== v6 ==
==> flow/design.v <==
module SIGNAL_GENERATOR_ANALYZER_ONE_WIRE
(
	input CLK_100MHz,
	input rst,
	input  	MUAFR_MISO_P,
	input  	MUAFR_MISO_N,
	input 	enable_generate,
	output logic [11: 0] test_cnt_1,
	output logic [11: 0] test_cnt_0
);
localparam ITERATION = 1004; 
logic [3: 0] prev_MUAFR_MISO_P;
logic [3: 0] prev_MUAFR_MISO_N;
always @(posedge CLK_100MHz)
begin
	if (rst)
	begin
		prev_MUAFR_MISO_P <= 4'h0;
		prev_MUAFR_MISO_N <= 4'h0;
	end else
	begin
	prev_MUAFR_MISO_P[3] <= prev_MUAFR_MISO_P[2];
	prev_MUAFR_MISO_P[2] <= prev_MUAFR_MISO_P[1];
	prev_MUAFR_MISO_P[1] <= prev_MUAFR_MISO_P[0];
	prev_MUAFR_MISO_P[0] <= MUAFR_MISO_P;
	prev_MUAFR_MISO_N[3] <= prev_MUAFR_MISO_N[2];
	prev_MUAFR_MISO_N[2] <= prev_MUAFR_MISO_N[1];
	prev_MUAFR_MISO_N[1] <= prev_MUAFR_MISO_N[0];
	prev_MUAFR_MISO_N[0] <= MUAFR_MISO_N;
	end
end
logic [15: 0] cnt_analyzer;
logic [11: 0] cnt_skew_P;
logic [11: 0] cnt_skew_N;
always @(posedge CLK_100MHz)
begin
	if (rst)
	begin
		cnt_skew_P <= 0;
		cnt_skew_N <= 0;
		cnt_analyzer <= 0;
		test_cnt_1 <= 0;
		test_cnt_0 <= 0;
	end else
	if (enable_generate == 0)
		begin
			if ((~prev_MUAFR_MISO_P[2] & MUAFR_MISO_P) | (prev_MUAFR_MISO_P[2] & ~MUAFR_MISO_P))
				cnt_skew_P <= cnt_skew_P + 1;
			if ((~prev_MUAFR_MISO_N[2] & MUAFR_MISO_N) | (prev_MUAFR_MISO_N[2] & ~MUAFR_MISO_N))
				cnt_skew_N <= cnt_skew_N + 1;
			if (cnt_analyzer == (ITERATION - 2))
			begin
				cnt_skew_N <= 0;
				cnt_skew_P <= 0;
				test_cnt_1 <= cnt_skew_P;
				test_cnt_0 <= cnt_skew_N;
			end
			if (cnt_analyzer == ITERATION)
				cnt_analyzer <= 0;
			else
				cnt_analyzer <= cnt_analyzer + 1;
		end else
		begin
			cnt_skew_P <= 0;
			cnt_skew_N <= 0;
			cnt_analyzer <= 0;
		end
end
endmodule
module SIGNAL_GENERATOR_ANALYZER
(
	input CLK_100MHz,
	input rst,
	output logic [15:0] MUAFR_MOSI_P,
	output [15:0] MUAFR_MOSI_N,
	input  logic [15:0] MUAFR_MISO_P,
	input  logic [15:0] MUAFR_MISO_N,
	input enable_generate,
	output logic [15:0] status_wire,
	output [15:0] status_gen
);
logic kz;
logic kz_P;
logic kz_N;
logic [15: 0] status_gen_P;
logic [15: 0] status_gen_N;
assign status_gen [15: 0] = status_gen_P [15: 0] & status_gen_N [15: 0];
assign kz = kz_N & kz_P;
localparam cnt_ETALON_GEN_min = 20;
localparam cnt_ETALON_GEN_max = 250;
assign MUAFR_MOSI_N [15: 0]  = ~ MUAFR_MOSI_P [15: 0];
localparam ITERATION = 102;
logic [2: 0] prev_flag_signal_P;
logic [7: 0] cnt_kz_signal_P;
logic [7: 0] cnt_kz_signal_N;
logic [15: 0] fail;
logic [3: 0] j;
logic flag_signal_P;
logic [9: 0] cnt_true_channel [15: 0];
logic [9: 0] cnt_status_true;
wire [8:0] test_cnt_1 [15: 0];
wire [8:0] test_cnt_0 [15: 0];
genvar i;
generate
	for (i = 0; i < 16; i = i + 1)
	begin : generator
		wire [11:0] full_cnt_1;
		wire [11:0] full_cnt_0;
		SIGNAL_GENERATOR_ANALYZER_ONE_WIRE signal_generator_analyzer_one_wire
		(
			.CLK_100MHz(CLK_100MHz),
			.rst(rst),
			.enable_generate(enable_generate),
			.MUAFR_MISO_P(MUAFR_MISO_P[i]),
			.MUAFR_MISO_N(MUAFR_MISO_N[i]),
			.test_cnt_1(full_cnt_1),
			.test_cnt_0(full_cnt_0)
		);
		assign test_cnt_1[i] = full_cnt_1[8:0];
		assign test_cnt_0[i] = full_cnt_0[8:0];
	always @(posedge CLK_100MHz)
	if (rst)
		status_gen_P [i] <= 0;
	else if (enable_generate == 0)
		if ((test_cnt_1 [i] > cnt_ETALON_GEN_min - 1) & (test_cnt_1 [i] < cnt_ETALON_GEN_max + 1))
			status_gen_P [i] <= 1;
		else
			status_gen_P [i] <= 0;
	always @(posedge CLK_100MHz)
	if (rst)
		status_gen_N [i] <= 0;
	else if (enable_generate == 0)
		if ((test_cnt_0 [i] > cnt_ETALON_GEN_min - 1) & (test_cnt_0 [i] < cnt_ETALON_GEN_max + 1))
			status_gen_N [i] <= 1;
		else
			status_gen_N [i] <= 0;
	end
endgenerate
integer k;
always @(posedge CLK_100MHz)
begin
	if (rst)
	begin
		MUAFR_MOSI_P <= 16'h0;
		prev_flag_signal_P <= 3'b0;
		cnt_kz_signal_P <= 0;
		cnt_kz_signal_N <= 0;
		kz_P <= 0;
		kz_N <= 0;
		fail <= 16'hFFFF;
		j <= 0;
		flag_signal_P <= 1;
		for (k = 0; k < 16; k = k + 1)
			cnt_true_channel [k] <= 0;
		cnt_status_true <= 0;
		status_wire <= 16'h0;
	end else
	if (enable_generate == 1)
	begin
		if (flag_signal_P == 1)		 
		begin
			if (prev_flag_signal_P [0] != flag_signal_P)
			begin
				MUAFR_MOSI_P [15: 0] <= 16'h0;
			end else
			begin
				MUAFR_MOSI_P [j] <= ((cnt_status_true  < (ITERATION - 6)) & (cnt_status_true >= 0)) ? 1 : 0;
			end
		end	else
		begin
			if (prev_flag_signal_P [0] != flag_signal_P)
			begin
				MUAFR_MOSI_P [15: 0] <= 16'hFFFF;
			end else
			begin
				MUAFR_MOSI_P [j] <= ((cnt_status_true  < (ITERATION - 6)) & (cnt_status_true >= 0)) ? 0 : 1;
			end
		end
		prev_flag_signal_P [2] <= prev_flag_signal_P [1];
		prev_flag_signal_P [1] <= prev_flag_signal_P [0];
		prev_flag_signal_P [0] <= flag_signal_P;
		if (cnt_status_true  == (ITERATION - 3))  
		begin
			j <= j + 1;
			cnt_status_true <= 0;
			if (j == 15)
				flag_signal_P <= flag_signal_P + 1;
			if (fail[j] == 0)
				status_wire [j] <= 1;
			else
				status_wire [j] <= 0;
		end else
			cnt_status_true <= cnt_status_true + 1;
		if ((cnt_status_true  == (ITERATION - 4)) & (flag_signal_P == 0))  
			if ((cnt_true_channel [j] > (ITERATION >> 1)) & (cnt_true_channel [j] < (ITERATION << 1)) & (kz == 1))
				fail[j] <= 0;
			else
				fail[j] <= 1;
		if ((cnt_status_true  > (ITERATION - 7)) & (flag_signal_P == 0))  
			if (cnt_kz_signal_P > (ITERATION - 15))
				kz_P <= 1;
			else
				kz_P <= 0;
		if ((cnt_status_true  > (ITERATION - 7)) & (flag_signal_P == 0))	 
			if (cnt_kz_signal_N > (ITERATION - 15))
				kz_N <= 1;
			else
				kz_N <= 0;
		if (cnt_status_true  == (ITERATION - 4))  
			cnt_true_channel [j] <= 0;
		else
			if ((MUAFR_MISO_P [j] == flag_signal_P) & (MUAFR_MISO_N [j] != flag_signal_P))
				cnt_true_channel [j] <= cnt_true_channel [j] + 1;
		if (cnt_status_true  == (ITERATION - 4))  
			cnt_kz_signal_P <= 0;
		else
			if (((MUAFR_MISO_P [0] == MUAFR_MISO_P [j]) + (MUAFR_MISO_P [1] == MUAFR_MISO_P [j]) + (MUAFR_MISO_P [2] == MUAFR_MISO_P [j]) + (MUAFR_MISO_P [3] == MUAFR_MISO_P [j]) + (MUAFR_MISO_P [4] == MUAFR_MISO_P [j]) + (MUAFR_MISO_P [5] == MUAFR_MISO_P [j]) + (MUAFR_MISO_P [6] == MUAFR_MISO_P [j]) + (MUAFR_MISO_P [7] == MUAFR_MISO_P [j]) + (MUAFR_MISO_P [8] == MUAFR_MISO_P [j]) + (MUAFR_MISO_P [9] == MUAFR_MISO_P [j]) + (MUAFR_MISO_P [10] == MUAFR_MISO_P [j]) + (MUAFR_MISO_P [11] == MUAFR_MISO_P [j]) + (MUAFR_MISO_P [12] == MUAFR_MISO_P [j]) + (MUAFR_MISO_P [13] == MUAFR_MISO_P [j])) == 1)
				cnt_kz_signal_P <= cnt_kz_signal_P + 1;
		if (cnt_status_true  == (ITERATION - 3)) 
			cnt_kz_signal_N <= 0;
		else
			if (((MUAFR_MISO_N [0] == MUAFR_MISO_N [j]) + (MUAFR_MISO_N [1] == MUAFR_MISO_N [j]) + (MUAFR_MISO_N [2] == MUAFR_MISO_N [j]) + (MUAFR_MISO_N [3] == MUAFR_MISO_N [j]) + (MUAFR_MISO_N [4] == MUAFR_MISO_N [j]) + (MUAFR_MISO_N [5] == MUAFR_MISO_N [j]) + (MUAFR_MISO_N [6] == MUAFR_MISO_N [j]) + (MUAFR_MISO_N [7] == MUAFR_MISO_N [j]) + (MUAFR_MISO_N [8] == MUAFR_MISO_N [j]) + (MUAFR_MISO_N [9] == MUAFR_MISO_N [j]) + (MUAFR_MISO_N [10] == MUAFR_MISO_N [j]) + (MUAFR_MISO_N [11] == MUAFR_MISO_N [j]) + (MUAFR_MISO_N [12] == MUAFR_MISO_N [j]) + (MUAFR_MISO_N [13] == MUAFR_MISO_N [j])) > 13)
				cnt_kz_signal_N <= cnt_kz_signal_N + 1;
		end else
		begin
			j <= 0;
			cnt_true_channel [j] <= 0;
			cnt_status_true <= 0;
			flag_signal_P <= 0;
			MUAFR_MOSI_P <= 16'h0;
		end
end
endmodule
clock: 4.77 ns
lec_check: 0
cap_margin: 20
core_margin: 2
core_utilization: 70
cts_cluster_size: 37
setup_slack_margin: 1.42
slew_margin: 0
run.sh (not shown) runs the stock make flow with config.mk's settings and CLKGATE_MAP_FILE=.
v6: flow complete, layout not clean; failing: setup timing
### v6 -> v30
- SLEW_MARGIN: 0 -> 20
- CTS_CLUSTER_SIZE: 37 -> unset
- SETUP_SLACK_MARGIN: 1.42 -> unset
- CORE_UTILIZATION: 70 -> 45
- the clock period (ns, I/O delays scaled along): 4.77 -> 5.22
==> results <==
v6 finished every stage; the final checks, however, were not passed, the failures being setup timing.
STATUS run=v30 STAGES=ALL_DONE FINAL_CHECKS=FAILED CAUSE=setup timing
In the metrics for v6 and v30, the one carrying the higher share of cell area taken by multi-input logic gates is v6.
Delta (v30 minus v6): global-route usage dropped 11 points; number of buffers outside the clock class in the layout moved down.
Here is what was changed in the inputs of v22 compared with v30.
- CORE_UTILIZATION changed from 45 to 72
- CTS_CLUSTER_SIZE newly set to 35
- PLACE_DENSITY_LB_ADDON newly set to 0.25
- SETUP_SLACK_MARGIN newly set to 1.45
- the clock period (ns, I/O delays scaled along) changed from 5.22 to 4.98
Notes after the runs:
- No crash in v22: every stage finished, but the layout fails its final checks due to setup timing.
- v22 vs v30 — global-route wire length before repair climbed by a few percent
- Diff v30 -> v22 | cell count | decrease of 8.2%
- Re gate count of the mapped netlist: no difference whatsoever between v22 and v30.
- For the detailed placer's ending HPWL, v22 came in 2500 um lower than v30 did.
- Diff v30 and v22: design area lower in v22
- Compared with v30, in v22 global routing usage on met1 went up by 13 points; setup slack went down by 310 ps; measured slew at the worst slew-check pin went down by 77 ps.
- Diff v30 -> v22: chip area went down 37%, remaining design rule violation count held steady.
- Against v30, v22 reports a worst hold slack that is higher.
Relative to v22, the following input files were edited for v38:
- a deleted PLACE_DENSITY_LB_ADDON that had been 0.25
- an added CTS_CLUSTER_DIAMETER of 142
- a deleted CTS_CLUSTER_SIZE that had been 35
- a change of CORE_UTILIZATION from 72 to 40
- a change of SETUP_SLACK_MARGIN from 1.45 to 2.6
- an added CELL_PAD_IN_SITES_GLOBAL_PLACEMENT of 3
- a change of the clock period (ns, I/O delays scaled along) from 4.98 to 10.0
==> results <==
- v38 finished end to end and its layout was clean on timing, DRC and antenna.
- The lower number of antenna violations at the first check in global routing of v22 and v38 is in v38.
- v38 consumes less power than v22 does.
- Summary of the comparison: final worst-path cycle share is lower in v38, relative to v22.
- Of v22 and v38, the run reporting the higher final weighted congestion in routability-driven placement was v22.
- The start-to-end type of the worst setup path comes out primary input to flop in one run and flop to flop in the other, namely in v38 and v22 respectively.
- The core of v38 is less densely filled than that of v22.
- From v22 to v38 the numbers moved as follows: row count increased 33, worst setup slack increased 3430 ps, sequential share of layout area decreased 0.57 points, HPWL after detailed placement increased 11%.
diff inputs: v38 => v34
- setting GPL_TIMING_DRIVEN to 0 for the first time
- removing SETUP_SLACK_MARGIN (formerly 2.6)
- changing CORE_MARGIN from 2 to 7
- removing CTS_CLUSTER_DIAMETER (formerly 142)
- changing CELL_PAD_IN_SITES_GLOBAL_PLACEMENT from 3 to 1
- setting ABC_AREA to 1 for the first time
- setting TNS_END_PERCENT to 70 for the first time
- changing the clock period (ns, I/O delays scaled along) from 10.0 to 10.2
## What came out
The flow did not stop early for v34: all stages ran, and the layout cleared the timing, DRC and antenna checks. Higher logic gate share of total power was reported by v34, not v38. Run comparison: v38 capture point of the worst path cnt_kz_signal_N[2]$_SDFFE_PP0P_; v34 capture point of the worst path cnt_kz_signal_N[3]$_SDFFE_PP0P_. The lower global-route usage came out of v38. The slowest cell on the critical path comes out nor3_1 in one run and clkdlybuf4s50_1 in the other, namely in v34 and v38 respectively. Between v38 and v34, the flow reports net switching component of the power increasing slightly. NOTE area of the core v38->v34 increased by a few percent. v34: first-pass GRT wire length is 13% higher than what v38 reported. For die outline area, dividing the value from v38 by the value from v34 gives 0.923. v34 leaves less setup margin than v38. Met2 track demand over resource in v34 vs v38: up 1.5 points. The run with more routed wire is v34, not v38. Of v38 and v34, v34 shows the higher total power, with v38 below it.
#### Input delta (v7 over v34)
- removing GPL_TIMING_DRIVEN (formerly 0)
- changing CORE_UTILIZATION from 40 to 68
- removing TNS_END_PERCENT (formerly 70)
- removing CELL_PAD_IN_SITES_GLOBAL_PLACEMENT (formerly 1)
- removing ABC_AREA (formerly 1)
- changing CORE_MARGIN from 7 to 2
- changing the clock period (ns, I/O delays scaled along) from 10.2 to 8.32
==> results <==
- When v7 is set beside v34, its data arrival time of the critical path turns out to be 700 ps smaller.
- Of v7 and v34, the lower sequential portion of the cell area belongs to v34.
- Total number of nets in the final design shrinks by more than 10% when moving from v34 to v7.
- From v7 to v34, final setup TNS did not move at all.
- Min average detailed-routed wire length per instance across v7 and v34: v34
- In the flow results for v7 and v34, the total antenna diodes in the routed design is larger on v34.
- Going from v34 to v7, buffers plus inverters on the worst setup path shrinks by 3.
- v7 — share of the core filled by cells before placement 28 points higher, v34 as reference

== run A ==
RTL: the design.v shown in full above, as it stands there.
clock: 4.81 ns
lec_check: 0
abc_area: 1
cap_margin: 20
cell_pad_in_sites_detail_placement: 0
core_margin: 2
core_utilization: 72
cts_cluster_size: 20
gpl_timing_driven: 1
hold_slack_margin: 0.08
max_routing_layer: met4
place_density_lb_addon: 0.21
setup_slack_margin: 1.27
slew_margin: 20
From the logs: run A reached the end of the flow and failed the layout checks with negative setup slack.
[inputs] run B vs run A
- GPL_TIMING_DRIVEN: 1 -> unset
- ABC_AREA: 1 -> unset
- CTS_CLUSTER_SIZE: 20 -> unset
- MAX_ROUTING_LAYER: met4 -> unset
- SETUP_SLACK_MARGIN: 1.27 -> unset
- CELL_PAD_IN_SITES_DETAIL_PLACEMENT: 0 -> unset
- HOLD_SLACK_MARGIN: 0.08 -> unset
- CORE_UTILIZATION: 72 -> 40
- PLACE_DENSITY_LB_ADDON: 0.21 -> unset
- the clock period (ns, I/O delays scaled along): 4.81 -> 8.32
Notes after the runs:
Required time of the worst setup path (higher): run B
Of run A and run B, only run B finishes the flow clean.
Run A ran in full, but the layout does not pass; the checks complain about negative setup slack.
Worst setup timing slack at the placement stage for run B is higher than for run A.
Relative to run A, the net load switching power of run B is lower by about 40%.
For the routed wire length, run B came in about 7% lower than run A did.
Power and IR drop assume default switching activity.
